==> build 81: inputs <==
## top_logic
module top_logic(  
		clk,
		rst,
		frz,
		level,
		Dout,
		vsync,
		hsync,
		VGA_R,
		VGA_G,
		VGA_B,
		BTNU,
		BTND,
		BTNL,
		BTNR,
        seven_seg,
        sel,
        pattern_select,
         I_spi_miso,
         O_spi_sck,
         O_spi_cs,
         O_spi_mosi
);
	input clk;
    input rst;
    input frz;
    input [4:0]level;
    input Dout;
    output vsync;
    output hsync;
    output [3:0] VGA_R;
    output [3:0] VGA_G;
    output [3:0] VGA_B;
    input BTNU;
    input BTND;
    input BTNR;
    input BTNL;
    output [7:0]seven_seg;
    output [7:0] sel;
    wire left;
    wire right;
    wire up;
    wire down;
    assign left=BTNL;
    assign right=BTNR;
    assign up=BTNU;
    assign down=BTND;
    input    I_spi_miso;  
    output  wire         O_spi_sck;  
    output  wire         O_spi_cs  ;  
    output  wire         O_spi_mosi ;    
    input pattern_select;
    wire [3:0]spi_x_out;
    wire [3:0]spi_y_out;
    wire [15:0]score;
    wire over;
   spi_control spi(
                .clk(clk),
                .I_rst_n(!rst),
                .I_tx_en(1'b1),
                .rst(rst),
                .spi_x_out(spi_x_out),
                .spi_y_out(spi_y_out),
                .I_spi_miso(I_spi_miso),
                .O_spi_sck(O_spi_sck),
                .O_spi_cs(O_spi_cs),
                .O_spi_mosi(O_spi_mosi)
    );
    vga VGA( 
			 .clk(clk),
			 .rst(rst),
			 .frz(~frz),
			 .color_change(Dout),
			 .score2(score),
			 .vsync(vsync),
			 .hsync(hsync),
			 .VGA_R(VGA_R),
			 .VGA_G(VGA_G),
			 .VGA_B(VGA_B),
			 .up(up),
			 .down(down),
			 .right(right),
			 .left(left),
			 .pattern_select(pattern_select),
			 .over(over),
			 .spi_x_out(spi_x_out),
			 .spi_y_out(spi_y_out)
	);
    seg_display seg(
            .clk(clk),
            .seven_seg(seven_seg),
            .sel(sel),
            .rst(rst),
            .over(over),
            .idata(score)
    );
endmodule
==> flow/config.mk <==
export PLATFORM = sky130hd
export DESIGN_NAME = top_logic
export DESIGN_NICKNAME = top_logic
export VERILOG_FILES = /design/flow/design.v
export SDC_FILE = /design/flow/constraint.sdc
export NUM_CORES = 4
export LEC_CHECK = 0
export ABC_AREA = 1
export CAP_MARGIN = 20
export CELL_PAD_IN_SITES_GLOBAL_PLACEMENT = 0
export CORE_ASPECT_RATIO = 1.01
export CORE_MARGIN = 2
export CORE_UTILIZATION = 72
export PLACE_DENSITY = 0.35
export SETUP_SLACK_MARGIN = 0.26
export SLEW_MARGIN = 5
export TNS_END_PERCENT = 85
==> flow/constraint.sdc <==
create_clock -name core_clock -period 9.37 [get_ports {clk}]
set_input_delay 1.8740 -clock core_clock [delete_from_list [all_inputs] [get_ports {clk}]]
set_output_delay 1.8740 -clock core_clock [all_outputs]
set_load 0.01 [all_outputs]
run.sh (not shown) runs the stock make flow with config.mk's settings and CLKGATE_MAP_FILE=.
==> trial 17 (differences from build 81) <==
- ABC_AREA: 1 -> 0
- PLACE_DENSITY: 0.35 -> 0.69
- SETUP_SLACK_MARGIN: 0.26 -> 0.37
- SLEW_MARGIN: 5 -> 15
==> flow/constraint.sdc (replaced) <==
create_clock -name core_clock -period 12.5 [get_ports {clk}]
set_input_delay 2.5000 -clock core_clock [delete_from_list [all_inputs] [get_ports {clk}]]
set_output_delay 2.5000 -clock core_clock [all_outputs]
set_load 0.01 [all_outputs]
==> flow_summary.yaml <==
# yosys + openroad results
run_status:
  run_status: "aborted with a tool error"
  last-stage-reached: "5_1_grt"
logic_synthesis:
  syn-instance-count: 14150
  netlist_area_mm2: 0.1132
  synth-compound-area-share: 0.06118
  muxShareOfSynthArea: 0.0003537
  ys_chip_area_mm2: 0.1132
  yosys-top-cells-area: "fa_1 42%, inv_1 13%, ha_1 12%"
  top_cells_by_count: "4028 x inv_1, 2361 x fa_1, 1959 x nand2_1"
  ys_sh_simple: 0.1562
  ys_seq_share: 0.05377
clock_network:
  cts_setup_buffers: 82
die:
  fp_util: 0.7230
  die_area_mm2: 0.1604
  die_w_um: 398.5
  num_rows: 146
  die_h_um: 402.5
placement:
  placed_area_mm2: 0.1299
  hpwl_um: 323500
The numbers above come from build 81.

==> flow_summary.yaml <==
# yosys + openroad results
run_status:
  run_status: "failed layout checks"
  failed_checks: "negative setup slack"
die:
  die_h_um: 393.3
  fp_util: 0.7265
  num_rows: 142
  die_area_mm2: 0.1532
timing:
  setup-violations-final: 2
  fin_ws_ps: -928.3
placement:
  hpwl_um: 247200
logic_synthesis:
  netlist_area_mm2: 0.1080
  ys_sh_simple: 0.1243
  ys_chip_area_mm2: 0.1080
  yosys-top-cells-area: "fa_1 44%, ha_1 13%, inv_1 11%"
  ys_seq_share: 0.05633
  syn-instance-count: 12140
  synth-compound-area-share: 0.07072
  muxShareOfSynthArea: 0.004957
The numbers above come from trial 17.

